Design IOTDF, start of the top module:
module IOTDF( clk, rst, in_en, iot_in, fn_sel, busy, valid, iot_out);
Size in the first run: ~5,600 cells after synthesis, about 870 flip-flops, roughly 140 I/O pins, roughly 0.049 sq mm of cells after synthesis.
export LEC_CHECK = 0
export CAP_MARGIN = 35
export CORE_MARGIN = 2
export CORE_UTILIZATION = 34
export GPL_ROUTABILITY_DRIVEN = 0
export PLACE_DENSITY_LB_ADDON = 0.18
export SLEW_MARGIN = 20
create_clock -name core_clock -period 4.87 [get_ports {clk}]
run.sh (not shown) runs the stock make flow with config.mk's settings and CLKGATE_MAP_FILE=.
==> next run, changes <==
- CAP_MARGIN: 35 -> 20
- CORE_UTILIZATION: 34 -> 58
- GPL_ROUTABILITY_DRIVEN: 0 -> unset
- PLACE_DENSITY_LB_ADDON: 0.18 -> unset
- clock period: 4.87 -> 2.57 ns (I/O delays scaled with it)
Outcome: With this change the flow produced a layout that fails on setup timing; hold slack got worse by 160 ps; sequential power is higher by well over a third; power is higher by well over a third; worst setup slack got worse by 1500 ps; utilization is higher by 32 points; critical path depth is higher by 1; sequential share of layout area is lower by 2.3 points; count of clock-buffer cells in the layout is lower by 12; final cell count is lower by a few percent; wire length is lower by a few percent.
==> next run, changes <==
- CORE_UTILIZATION: 58 -> 9
- clock period: 2.57 -> 6.84 ns (I/O delays scaled with it)
The changed run finished with timing, DRC and antenna clean.
Power went down by 63%.
Sequential cell count does not change.
Via count falls by 6.7%.
Final area rises by about 2.7%.
Sequential share of layout area falls by 0.98 points.
==> next run, changes <==
- CORE_UTILIZATION: 9 -> 64
- clock period: 6.84 -> 3.74 ns (I/O delays scaled with it)
After rerunning: Final area came out lower by 11%; register-to-register slack got worse by 2200 ps; routed wire length came out lower by 14%; worst setup slack got worse by 1500 ps; power came out higher by 79%.

* * *

== run A ==
IOTDF again, from the RTL that the note above started with.
## IOTDF
module IOTDF( clk, rst, in_en, iot_in, fn_sel, busy, valid, iot_out);
export LEC_CHECK = 0
export ABC_AREA = 1
export CAP_MARGIN = 5
export CORE_MARGIN = 2
export CORE_UTILIZATION = 68
export CTS_CLUSTER_DIAMETER = 359
export GPL_ROUTABILITY_DRIVEN = 1
export MAX_ROUTING_LAYER = met4
export MIN_ROUTING_LAYER = met1
export SETUP_SLACK_MARGIN = 0.08
export SLEW_MARGIN = 20
export TNS_END_PERCENT = 95
create_clock -name core_clock -period 2.27 [get_ports {clk}]
Run A: it failed with a tool error in global routing, so there are no final results.
diff inputs: run A => run B
- a deleted MIN_ROUTING_LAYER that had been met1
- a deleted SETUP_SLACK_MARGIN that had been 0.08
- a deleted GPL_ROUTABILITY_DRIVEN that had been 1
- an added CTS_CLUSTER_SIZE of 37
- a deleted CTS_CLUSTER_DIAMETER that had been 359
- a deleted TNS_END_PERCENT that had been 95
- a change of CAP_MARGIN from 5 to 20
- a deleted ABC_AREA that had been 1
- a change of the clock period (ns, I/O delays scaled along) from 2.27 to 2.38
Not one of run A and run B finished clean.
Run A: it failed during global routing, and the tool reported GRT-0232.
Per the comparison of run B with run A, synthesized area lost 0.0015 mm², part of the Yosys area used for sequential elements increased by 1.3 points relative to the old numbers.
In the reports for run B and run A, the smaller count of instantiated cells in the yosys netlist belongs to run B.
Run B — vertical die dimension 1.5% lower, run A as reference
## Diff of input files: run C against run B
- CTS_CLUSTER_SIZE changed from 37 to 99
- MAX_ROUTING_LAYER removed (was met4)
- CORE_UTILIZATION changed from 68 to 59
- the clock period (ns, I/O delays scaled along) changed from 2.38 to 4.88
Findings:
Run C ran to completion and came out clean on the timing, DRC and antenna checks. Area of the core (run C vs. run B) increases by more than 10%. Cmp run C vs run B: die extent in x higher in run C. Taking run B as the reference, in run C register bit total from synthesis closely matched the old numbers, initial core utilization -9.6 points, number of placement rows higher, detailed placer's ending HPWL decreased 11%. In run C the total die area turned out 0.011 mm² higher than in run B.
Changes in run D relative to run C:
- CTS_CLUSTER_SIZE no longer set, was 99
- CORE_UTILIZATION now 10, was 59
- the clock period (ns, I/O delays scaled along) now 7.94, was 4.88
## What came out
- Run D ran to completion and came out clean on the timing, DRC and antenna checks.
- In the metrics for run C and run D, the one carrying the lower global-route usage is run D.
- In run D, setup slack on the worst flop-to-flop path is higher than in run C.
- Worst clock skew (run D over run C): increase, 27 ps
- Diff run C -> run D | number of non-clock buffers in the layout | decrease of 58
- Run C was smaller in final cell area than run D.
- Run D reports a lower clock group power than run C does.
- Run D vs. run C: total power now sits lower, instance count on the critical path now sits higher.

* * *

IOTDF again, from the RTL that the note above started with.
Settings: LEC_CHECK=0, ABC_AREA=0, CAP_MARGIN=25, CELL_PAD_IN_SITES_DETAIL_PLACEMENT=1, CORE_MARGIN=6, CORE_UTILIZATION=39, CTS_CLUSTER_DIAMETER=389, GPL_ROUTABILITY_DRIVEN=1, MAX_ROUTING_LAYER=met5, MIN_ROUTING_LAYER=met1, PLACE_DENSITY=0.36, SLEW_MARGIN=20, TNS_END_PERCENT=15; clock period 5.51 ns.
The baseline went through all stages and came out clean.
==> next run, changes <==
- CORE_MARGIN: 6 -> 2
- CORE_UTILIZATION: 39 -> 25
- PLACE_DENSITY: 0.36 -> unset
- PLACE_DENSITY_LB_ADDON: unset -> 0.09
The changed run completed without violations.
Flip-flop count does not change.
Count of clock-buffer cells in the layout is higher by 15.
Utilization is lower by 16 points.
Non-clock buffer count is higher by 21.
Sequential share of layout area is lower by 0.86 points.
Die area is higher by 49%.
Fmax is lower by 3.8%.
Global-route usage is lower by 8.6 points.

* * *

== juniper ==
Starting RTL as in the previous note.
## IOTDF
module IOTDF( clk, rst, in_en, iot_in, fn_sel, busy, valid, iot_out);
==> flow/config.mk <==
export PLATFORM = sky130hd
export DESIGN_NAME = IOTDF
export DESIGN_NICKNAME = IOTDF
export VERILOG_FILES = /design/flow/design.v
export SDC_FILE = /design/flow/constraint.sdc
export NUM_CORES = 4
export LEC_CHECK = 0
export CAP_MARGIN = 20
export CORE_MARGIN = 2
export CORE_UTILIZATION = 70
export CTS_CLUSTER_DIAMETER = 28
export CTS_CLUSTER_SIZE = 24
export SETUP_SLACK_MARGIN = 0.62
export SLEW_MARGIN = 20
==> flow/constraint.sdc <==
create_clock -name core_clock -period 2.08 [get_ports {clk}]
set_input_delay 0.4160 -clock core_clock [delete_from_list [all_inputs] [get_ports {clk}]]
set_output_delay 0.4160 -clock core_clock [all_outputs]
set_load 0.01 [all_outputs]
Run status, juniper: aborted in 4_1_cts, error DPL-0038
Input-level comparison between harbor and juniper:
- removing SETUP_SLACK_MARGIN (formerly 0.62)
- removing CTS_CLUSTER_SIZE (formerly 24)
- changing CORE_UTILIZATION from 70 to 40
- removing CTS_CLUSTER_DIAMETER (formerly 28)
- changing the clock period (ns, I/O delays scaled along) from 2.08 to 5.0
[summary]
harbor reached the end of the flow, and the finished layout is clean on the timing, DRC and antenna checks.
Status(juniper) = ERROR, stage = 4_1_cts
Comparing harbor against juniper, there is no change at all in I/O pin count.
Number of rows in the core area (harbor vs. juniper) increases by more than a quarter
Number of storage elements in the synthesis netlist: harbor vs juniper identical
Relative to juniper, instance area at placement decreased by 8200 um^2 in harbor.
Here is what was changed in the inputs of onyx compared with harbor.
- an added CTS_CLUSTER_DIAMETER of 369
- a change of SLEW_MARGIN from 20 to 40
- an added CELL_PAD_IN_SITES_DETAIL_PLACEMENT of 2
- a change of CORE_UTILIZATION from 40 to 45
- an added TNS_END_PERCENT of 10
- a change of CAP_MARGIN from 20 to 15
- an added CTS_CLUSTER_SIZE of 15
- an added SETUP_SLACK_MARGIN of -0.32
--- outcome ---
Diff harbor -> onyx: total die size now smaller; post-route minimum period now larger; design area now smaller; non-clock buffer count now larger. Per the comparison of onyx with harbor, starting density of the core up 5.0 points, final-layout clock-cell area share down 2.6 points. onyx completed end to end; final checks failed (capacitance limit).
### onyx -> quartz
- SLEW_MARGIN changed from 40 to 20
- CTS_CLUSTER_DIAMETER removed (was 369)
- SETUP_SLACK_MARGIN removed (was -0.32)
- CTS_CLUSTER_SIZE removed (was 15)
- CORE_UTILIZATION changed from 45 to 42
- CAP_MARGIN changed from 15 to 5
Every stage of quartz finished as expected; the final checks, on the other hand, flagged capacitance limit, slew limit, which means the layout fails.
Going from onyx to quartz, met3 wire length shrinks by 1500 um.
quartz: number of pins exceeding their max-slew limit in the final report 2 above onyx
Higher buffering overhead was reported by onyx, not quartz.
The inputs of indigo differ from those of quartz as listed below.
- an added GPL_TIMING_DRIVEN of 0
- an added CTS_CLUSTER_DIAMETER of 292
- a change of TNS_END_PERCENT from 10 to 100
- an added PLACE_DENSITY_LB_ADDON of 0.25
- an added HOLD_SLACK_MARGIN of 0.09
### Flow results
Stage in which a tool error killed indigo: 5_1_grt.
indigo against quartz: net count of the mapped netlist roughly the same; effective utilization at floorplan roughly the same; post-place instance area higher.
The mapped cell area on indigo is in line with that on quartz.
Taking quartz as the reference, in indigo last weighted congestion value of the routability-driven placer went up, number of buffers added for setup after CTS did not really move, register bit count reported by yosys did not really move, TritonCTS buffer count went down, die size did not really move.
As far as depth of the CTS H-tree goes, quartz and indigo are indistinguishable; the numbers are identical.
Compared to quartz, indigo has number of instances in the placed design 334 higher.
What fjord does differently from indigo at the input level:
- changing PLACE_DENSITY_LB_ADDON from 0.25 to 0.2
- setting MAX_ROUTING_LAYER to met4 for the first time
- changing CELL_PAD_IN_SITES_DETAIL_PLACEMENT from 2 to 1
Notes after the runs:
Re flip-flop and latch count after synthesis: no difference whatsoever between indigo and fjord.
From fjord to indigo, post-synth net total did not move at all.
From indigo to fjord, post-synthesis adder-cell area fraction did not move at all.
Between indigo and fjord, the difference in proportion of register bits with asynchronous set or reset after synthesis is negligible.
Looking at indigo and fjord, the height of the chip is a wash.
Status | indigo and fjord | clean except indigo
indigo never completed; the flow aborted with a tool error in 5_1_grt.
Detailed placer's ending HPWL (fjord over indigo): decrease, about 14%
There was hardly any difference in cell total after placement between fjord and indigo.
Diff indigo..fjord | synthesized cell count | unchanged
From indigo to fjord, cell area after technology mapping did not move at all.
Diff indigo..fjord | number of levels the H-tree was split into | unchanged
indigo -> fjord: number of buffers inserted to repair setup after CTS delta 0, exact match
No activity file was given, so power comes from the tool's default toggle rates.
